job 8892:
// Dmac_Top
module Dmac_Top (
    input  logic        clk,
    input  logic        rst,
    input  logic        write,
    input  logic        HSel,
    input  logic [1:0]  STrans,
    input  logic [31:0] HWData,
    input  logic [31:0] HAddr,
    input  logic [31:0] MRData,
    input  logic        HReady,
    input  logic [1:0]  M_HResp,
    output logic HReadyOut,
    output logic [1:0] S_HResp,
    input  logic [1:0]  DmacReq,      
    input  logic        Bus_Grant,   
    output logic [31:0] MAddress,
    output logic [31:0] MWData,
    output logic [3:0]  MBurst_Size,
    output logic        MWrite,
    output logic [1:0]  MTrans,
    output logic [3:0]  MWStrb,
    output logic        Bus_Req,
    output logic        Interrupt,
    output logic [1:0]  ReqAck
);
    logic con_sel, con_en, irq, con_new_sel, C_config;
    logic hold;
    logic channel_en_1, channel_en_2;
    Dmac_Main_Datapath datapath_inst (
        .clk            (clk),
        .rst            (rst),
        .write          (write),
        .HSel           (HSel),
        .STrans         (STrans),
        .channel_en_1   (channel_en_1),
        .channel_en_2   (channel_en_2),
        .HWData         (HWData),
        .HAddr          (HAddr),
        .MRData         (MRData),
        .HReady         (HReady),
        .M_HResp          (M_HResp),
        .con_en         (con_en),
        .con_sel        (con_sel),
        .C_config       (C_config),
        .irq            (irq),
        .con_new_sel    (con_new_sel),
        .MAddress       (MAddress),
        .MWData         (MWData),
        .MBurst_Size    (MBurst_Size),
        .MWrite         (MWrite),
        .MTrans         (MTrans),
        .MWStrb         (MWStrb)
    );
    Dmac_Main_Ctrl controller_inst (
        .clk            (clk),
        .rst            (rst),
        .DmacReq        (DmacReq),
        .con_new_sel    (con_new_sel),
  ...
Settings: LEC_CHECK=0, CAP_MARGIN=0, CELL_PAD_IN_SITES_DETAIL_PLACEMENT=2, CORE_ASPECT_RATIO=0.66, CORE_MARGIN=2, CORE_UTILIZATION=60, CTS_CLUSTER_DIAMETER=183, CTS_CLUSTER_SIZE=97, GPL_TIMING_DRIVEN=0, MAX_ROUTING_LAYER=met4, PLACE_DENSITY=0.43, SLEW_MARGIN=20, TNS_END_PERCENT=50; clock period 10.0 ns.
run.sh (not shown) runs the stock make flow with config.mk's settings and CLKGATE_MAP_FILE=.
As the logs show, job 8892 stopped at detailed placement (3_5_place_dp) after a tool error, so it never reached the end of the flow.
[inputs] job 1786 vs job 8892
Settings: a deleted CTS_CLUSTER_SIZE that had been 97; a deleted GPL_TIMING_DRIVEN that had been 0; a deleted MAX_ROUTING_LAYER that had been met4; a deleted TNS_END_PERCENT that had been 50; a change of CORE_UTILIZATION from 60 to 26; a deleted CELL_PAD_IN_SITES_DETAIL_PLACEMENT that had been 2; a change of PLACE_DENSITY from 0.43 to 0.6; a deleted CORE_ASPECT_RATIO that had been 0.66; a deleted CTS_CLUSTER_DIAMETER that had been 183; a change of CAP_MARGIN from 0 to 20; a change of the clock period (ns, I/O delays scaled along) from 10.0 to 14.6.
## What came out
[compare] base=job 8892 new=job 1786: placeable core region higher, number of library cell types mapped by synthesis roughly the same.
The post-synthesis area per instance on job 8892 is in line with that on job 1786.
Having completed the whole flow, job 1786 delivered a layout that passed the timing, DRC and antenna checks.
Delta (job 1786 minus job 8892): core utilization at floorplan moved down; horizontal die size higher; count of port buffers added during placement has increased; final weighted congestion in routability-driven placement went down; number of cell instances after yosys synthesis shows no meaningful change.
Job 8892 → job 1786: area reported by Yosys stat has remained practically unchanged; die size increased by 130% relative to the old numbers.
The following lists how job 1995 was set up differently from job 1786:
Settings: a change of CORE_UTILIZATION from 26 to 72; a change of the clock period (ns, I/O delays scaled along) from 14.6 to 5.09.
==> comparison <==
- Finished, but not clean: job 1995, with negative setup slack.
- Per the comparison of job 1995 with job 1786, number of buffers inserted by post-CTS setup repair rose by 24; share of the cycle needed by the critical path after routing rose by 31 points; area growth from synthesis to layout fell by 1.7 points; detailed-route wire length rose by 14%; share of total power in sequential cells rose by 0.3 points.
- Job 1786 has a higher final design area excluding fillers than job 1995.
- Run comparison: job 1786 slowest library cell on the worst path a211oi_1; job 1995 slowest library cell on the worst path dfrtp_4
Input-level comparison between job 1378 and job 1995:
Settings: changing CORE_UTILIZATION from 72 to 40; changing the clock period (ns, I/O delays scaled along) from 5.09 to 8.59.
- Job 1995 and job 1378: one clean run, job 1378; the rest did not finish clean.
- Going from job 1995 to job 1378, floorplan-stage core utilization has decreased; number of global-route vias before repair now sits lower; final weighted congestion in routability-driven placement dropped 0.078; via count has decreased.
- For design area, job 1995 and job 1378 come out practically identical.
- [compare] base=job 1995 new=job 1378: post-CTS setup repair buffer count shows a reduction of 24; area added between synthesis and finish now sits at about the same level; post-detailed-placement cell area grew by 0.33%.
- Comparing job 1995 and job 1378, power is higher on job 1995.

Dmac_Top again, from the RTL that the note above started with.
// Dmac_Top
module Dmac_Top (
    input  logic        clk,
    input  logic        rst,
    input  logic        write,
    input  logic        HSel,
    input  logic [1:0]  STrans,
    input  logic [31:0] HWData,
    input  logic [31:0] HAddr,
    input  logic [31:0] MRData,
    input  logic        HReady,
    input  logic [1:0]  M_HResp,
    output logic HReadyOut,
    output logic [1:0] S_HResp,
    input  logic [1:0]  DmacReq,      
    input  logic        Bus_Grant,   
    output logic [31:0] MAddress,
    output logic [31:0] MWData,
    output logic [3:0]  MBurst_Size,
    output logic        MWrite,
    output logic [1:0]  MTrans,
    output logic [3:0]  MWStrb,
    output logic        Bus_Req,
    output logic        Interrupt,
    output logic [1:0]  ReqAck
);
    logic con_sel, con_en, irq, con_new_sel, C_config;
    logic hold;
    logic channel_en_1, channel_en_2;
    Dmac_Main_Datapath datapath_inst (
        .clk            (clk),
        .rst            (rst),
        .write          (write),
        .HSel           (HSel),
        .STrans         (STrans),
        .channel_en_1   (channel_en_1),
        .channel_en_2   (channel_en_2),
        .HWData         (HWData),
  ...
clock: 5.12 ns
lec_check: 0
cap_margin: 20
core_margin: 2
core_utilization: 16
cts_cluster_diameter: 29
cts_cluster_size: 46
hold_slack_margin: -0.09
place_density: 0.77
setup_slack_margin: 1.42
slew_margin: 20
Edit:
Settings changed: CORE_UTILIZATION 16 to 57, CTS_CLUSTER_DIAMETER 29 to not set, CTS_CLUSTER_SIZE 46 to not set, HOLD_SLACK_MARGIN -0.09 to not set, PLACE_DENSITY 0.77 to 0.6, SETUP_SLACK_MARGIN 1.42 to not set.
Clock period 5.12 ns to 5.59 ns, I/O delays scaled along.
What happened: Non-clock buffer count shrinks by 155; combinational power shrinks by 17%; routed wire length shrinks by 17%; sequential cell count does not change; cell area shrinks by 13%.
Edit:
Settings changed: CORE_UTILIZATION 57 to 70, HOLD_SLACK_MARGIN set to -0.1, SETUP_SLACK_MARGIN set to 0.61.
Clock period 5.59 ns to 4.82 ns, I/O delays scaled along.
Outcome:
- This time the run completed, yet does not pass: negative setup slack
- sequential share of layout area came out lower by 0.70 points
- worst setup slack degrades by 0.37 ns
- total power came out higher by 17%
- core utilization grows by 16 points
- non-clock buffer count rises by 62
- die area came out lower by 18%
- cell count decreases by 3.3%
- area after synthesis stays the same
Edit:
Settings changed: CORE_UTILIZATION 70 to 40, HOLD_SLACK_MARGIN -0.1 to not set, SETUP_SLACK_MARGIN 0.61 to not set.
Clock period 4.82 ns to 10.1 ns, I/O delays scaled along.
Effect:
- Now the flow went through all stages and came out clean
- final cell count rises by roughly a tenth
- wire length falls by about a fifth
- total power falls by well over a third
- critical path depth falls by 1
- sequential power falls by well over a third
- synthesized cell count does not change
- final area falls slightly
- setup slack gets better by 1.9 ns
Edit:
Settings changed: CORE_UTILIZATION 40 to 42.
Clock period 10.1 ns to 8.59 ns, I/O delays scaled along.
Effect: The new run finished with timing, DRC and antenna clean. Via count is higher by 0.78%. Worst setup slack gets worse by 0.54 ns. Cell area stays flat. Global-route usage goes up by 1.8 points. Die size shrinks by 4.7%.

Starting RTL as in the previous note.
clock: 4.77 ns
lec_check: 0
abc_area: 1
cap_margin: 20
core_margin: 2
core_utilization: 72
cts_cluster_diameter: 370
cts_cluster_size: 10
place_density: 0.42
setup_slack_margin: 1.4
slew_margin: 20
tns_end_percent: 5
Edit:
CORE_UTILIZATION = 71   (was 72)
CTS_CLUSTER_DIAMETER = default   (was 370)
CTS_CLUSTER_SIZE = default   (was 10)
PLACE_DENSITY = 0.6   (was 0.42)
SETUP_SLACK_MARGIN = default   (was 1.4)
TNS_END_PERCENT = default   (was 5)
clock period = 2.6 ns   (was 4.77 ns; I/O delays follow)
- The changed run failed in global routing (5_1_grt)
- area after synthesis stays the same
- synthesized cell count does not change
- die size climbs by 1.4%
Edit:
ABC_AREA = default   (was 1)
CORE_UTILIZATION = 70   (was 71)
CTS_CLUSTER_SIZE = 36   (was default)
PLACE_DENSITY = default   (was 0.6)
clock period = 4.78 ns   (was 2.6 ns; I/O delays follow)
Result:
- With this change the flow finished with negative setup slack left
- synthesized cell count is lower by well over a third
- area after synthesis decreases by a little under a tenth
- die size came out lower by a few percent
Edit:
CORE_UTILIZATION = 61   (was 70)
CTS_CLUSTER_SIZE = 100   (was 36)
PLACE_DENSITY = 0.6   (was default)
clock period = 7.7 ns   (was 4.78 ns; I/O delays follow)
Result: The changed run completed with no timing, DRC or antenna violations. Via count is lower by 8.8%. Power is lower by 38%. Global-route usage is lower by 10 points. Wire length is lower by 17%. Clock skew is lower by 17 ps.

Starting RTL as in the previous note.
clock: 4.78 ns
lec_check: 0
cap_margin: 20
core_margin: 2
core_utilization: 72
cts_cluster_diameter: 28
cts_cluster_size: 36
place_density_lb_addon: 0.01
setup_slack_margin: 1.4
slew_margin: 20
tns_end_percent: 80
The starting point failed in global routing.
Then changed:
--- a/flow/config.mk
+++ b/flow/config.mk
@@ -11,4 +11,2 @@
-export CTS_CLUSTER_DIAMETER = 28
-export CTS_CLUSTER_SIZE = 36
-export PLACE_DENSITY_LB_ADDON = 0.01
-export SETUP_SLACK_MARGIN = 1.4
+export CTS_CLUSTER_DIAMETER = 397
+export PLACE_DENSITY = 0.4
@@ -16 +13,0 @@
-export TNS_END_PERCENT = 80
==> flow/constraint.sdc (replaced) <==
create_clock -name core_clock -period 4.84 [get_ports {clk}]
set_input_delay 0.9680 -clock core_clock [delete_from_list [all_inputs] [get_ports {clk}]]
set_output_delay 0.9680 -clock core_clock [all_outputs]
set_load 0.01 [all_outputs]
Now the flow completed, yet does not pass: setup timing.
Die area does not change.
Synthesized area is unchanged.
Synthesized cell count does not change.
Then changed:
--- a/flow/config.mk
+++ b/flow/config.mk
@@ -7,0 +8 @@
+export ABC_AREA = 1
@@ -11,0 +13 @@
+export CTS_CLUSTER_SIZE = 10
@@ -12,0 +15 @@
+export SETUP_SLACK_MARGIN = 0.95
After rerunning: The changed run completed without violations. Cell count goes up by 52%. Utilization goes up by 2.0 points. Area after synthesis goes up by 8.7%.
Then changed:
--- a/flow/config.mk
+++ b/flow/config.mk
@@ -8 +7,0 @@
-export ABC_AREA = 1
@@ -12,4 +11,2 @@
-export CTS_CLUSTER_DIAMETER = 397
-export CTS_CLUSTER_SIZE = 10
-export PLACE_DENSITY = 0.4
-export SETUP_SLACK_MARGIN = 0.95
+export CTS_CLUSTER_DIAMETER = 370
+export PLACE_DENSITY = 0.6
==> flow/constraint.sdc (replaced) <==
create_clock -name core_clock -period 4.77 [get_ports {clk}]
set_input_delay 0.9540 -clock core_clock [delete_from_list [all_inputs] [get_ports {clk}]]
set_output_delay 0.9540 -clock core_clock [all_outputs]
set_load 0.01 [all_outputs]
=> This time the run completed and failed the layout checks on setup timing; wire length came out lower by about a fifth; setup slack degrades by 0.44 ns; worst hold slack improves by 0.032 ns; critical path depth came out higher by 2; register-to-register slack degrades by 0.34 ns; combinational power came out lower by well over a third; cell area came out lower by roughly a tenth.
Then changed:
--- a/flow/config.mk
+++ b/flow/config.mk
@@ -8 +8,2 @@
-export CAP_MARGIN = 20
+export CAP_MARGIN = 15
+export CORE_ASPECT_RATIO = 0.71
@@ -11,2 +12,3 @@
-export CTS_CLUSTER_DIAMETER = 370
-export PLACE_DENSITY = 0.6
+export CTS_CLUSTER_SIZE = 58
+export PLACE_DENSITY = 0.36
+export SETUP_SLACK_MARGIN = 0.41
The changed run finished but failed the layout checks on setup timing.
Core utilization is higher by 1.2 points.
Total power drops by 2.0%.
Setup slack improved by 0.048 ns.
Area after synthesis is unchanged.

## rev 12
Starting RTL as in the previous note.
clock: 10.0 ns
lec_check: 0
cap_margin: 0
cell_pad_in_sites_detail_placement: 2
core_margin: 2
core_utilization: 60
cts_cluster_size: 81
max_routing_layer: met4
place_density: 0.6
slew_margin: 20
Stage in which a tool error killed rev 12: 3_5_place_dp.
Here is what was changed in the inputs of rev 13 compared with rev 12.
- GPL_TIMING_DRIVEN now 0, previously not set
- TNS_END_PERCENT now 80, previously not set
- PLACE_DENSITY now 0.43, was 0.6
- CTS_CLUSTER_SIZE now 97, was 81
- GPL_ROUTABILITY_DRIVEN now 0, previously not set
- CORE_ASPECT_RATIO now 0.66, previously not set
- CTS_CLUSTER_DIAMETER now 183, previously not set
Notes after the runs:
Rev 13 | ERROR | 3_5_place_dp. Compared with rev 12, in rev 13 xor and xnor area share after synthesis was more or less identical, async set or reset register ratio after synthesis was more or less identical, chip area was more or less identical.

Starting RTL as in the previous note.
Design Dmac_Top, start of the top module:
module Dmac_Top (
    input  logic        clk,
    input  logic        rst,
    input  logic        write,
    input  logic        HSel,
    input  logic [1:0]  STrans,
    input  logic [31:0] HWData,
    input  logic [31:0] HAddr,
    input  logic [31:0] MRData,
    input  logic        HReady,
    input  logic [1:0]  M_HResp,
    output logic HReadyOut,
    output logic [1:0] S_HResp,
    input  logic [1:0]  DmacReq,      
    input  logic        Bus_Grant,   
    output logic [31:0] MAddress,
    output logic [31:0] MWData,
    output logic [3:0]  MBurst_Size,
    output logic        MWrite,
    output logic [1:0]  MTrans,
    output logic [3:0]  MWStrb,
    output logic        Bus_Req,
    output logic        Interrupt,
    output logic [1:0]  ReqAck
);
    logic con_sel, con_en, irq, con_new_sel, C_config;
    logic hold;
    logic channel_en_1, channel_en_2;
    Dmac_Main_Datapath datapath_inst (
        .clk            (clk),
        .rst            (rst),
        .write          (write),
        .HSel           (HSel),
        .STrans         (STrans),
        .channel_en_1   (channel_en_1),
        .channel_en_2   (channel_en_2),
        .HWData         (HWData),
        .HAddr          (HAddr),
        .MRData         (MRData),
        .HReady         (HReady),
        .M_HResp          (M_HResp),
        .con_en         (con_en),
        .con_sel        (con_sel),
        .C_config       (C_config),
        .irq            (irq),
        .con_new_sel    (con_new_sel),
        .MAddress       (MAddress),
        .MWData         (MWData),
        .MBurst_Size    (MBurst_Size),
        .MWrite         (MWrite),
        .MTrans         (MTrans),
        .MWStrb         (MWStrb)
    );
    Dmac_Main_Ctrl controller_inst (
        .clk            (clk),
        .rst            (rst),
        .DmacReq        (DmacReq),
        .con_new_sel    (con_new_sel),
        .irq            (irq),
        .Bus_Grant      (Bus_Grant),
        .C_config       (C_config),
        .con_sel        (con_sel),
  ...
Settings: LEC_CHECK=0, CAP_MARGIN=20, CORE_MARGIN=2, CORE_UTILIZATION=70, CTS_CLUSTER_DIAMETER=29, CTS_CLUSTER_SIZE=48, PLACE_DENSITY=0.77, SETUP_SLACK_MARGIN=1.42, SLEW_MARGIN=20; clock period 5.12 ns.
The baseline finished but failed the layout checks on max-capacitance violations, max-slew violations, negative setup slack.
Change:
--- a/flow/config.mk
+++ b/flow/config.mk
@@ -11 +10,0 @@
-export CTS_CLUSTER_DIAMETER = 29
@@ -13,2 +12,2 @@
-export PLACE_DENSITY = 0.77
-export SETUP_SLACK_MARGIN = 1.42
+export MAX_ROUTING_LAYER = met4
+export PLACE_DENSITY = 0.65
==> flow/constraint.sdc (replaced) <==
create_clock -name core_clock -period 6.5 [get_ports {clk}]
set_input_delay 1.3000 -clock core_clock [delete_from_list [all_inputs] [get_ports {clk}]]
set_output_delay 1.3000 -clock core_clock [all_outputs]
set_load 0.01 [all_outputs]
This time the run passed the timing, DRC and antenna checks. First-iteration DRC count goes down by well over a third. Sequential power goes down by about a fifth. Worst setup slack improves by 1.1 ns.
Change:
--- a/flow/config.mk
+++ b/flow/config.mk
@@ -10,4 +10,2 @@
-export CORE_UTILIZATION = 70
-export CTS_CLUSTER_SIZE = 48
-export MAX_ROUTING_LAYER = met4
-export PLACE_DENSITY = 0.65
+export CORE_UTILIZATION = 44
+export PLACE_DENSITY = 0.6
==> flow/constraint.sdc (replaced) <==
create_clock -name core_clock -period 5.41 [get_ports {clk}]
set_input_delay 1.0820 -clock core_clock [delete_from_list [all_inputs] [get_ports {clk}]]
set_output_delay 1.0820 -clock core_clock [all_outputs]
set_load 0.01 [all_outputs]
Result:
- The new run completed without violations
- non-clock buffer count goes up by 76
- via count goes down by a few percent
- combinational power goes up by a quarter to a third
- synthesized cell count does not change
- routed wire length goes up slightly
- total power goes up by a quarter to a third
- utilization goes down by 28 points
- flip-flop count stays the same
- design area goes up by a few percent
- worst setup slack degrades by 0.26 ns
Power and IR drop assume default switching activity.
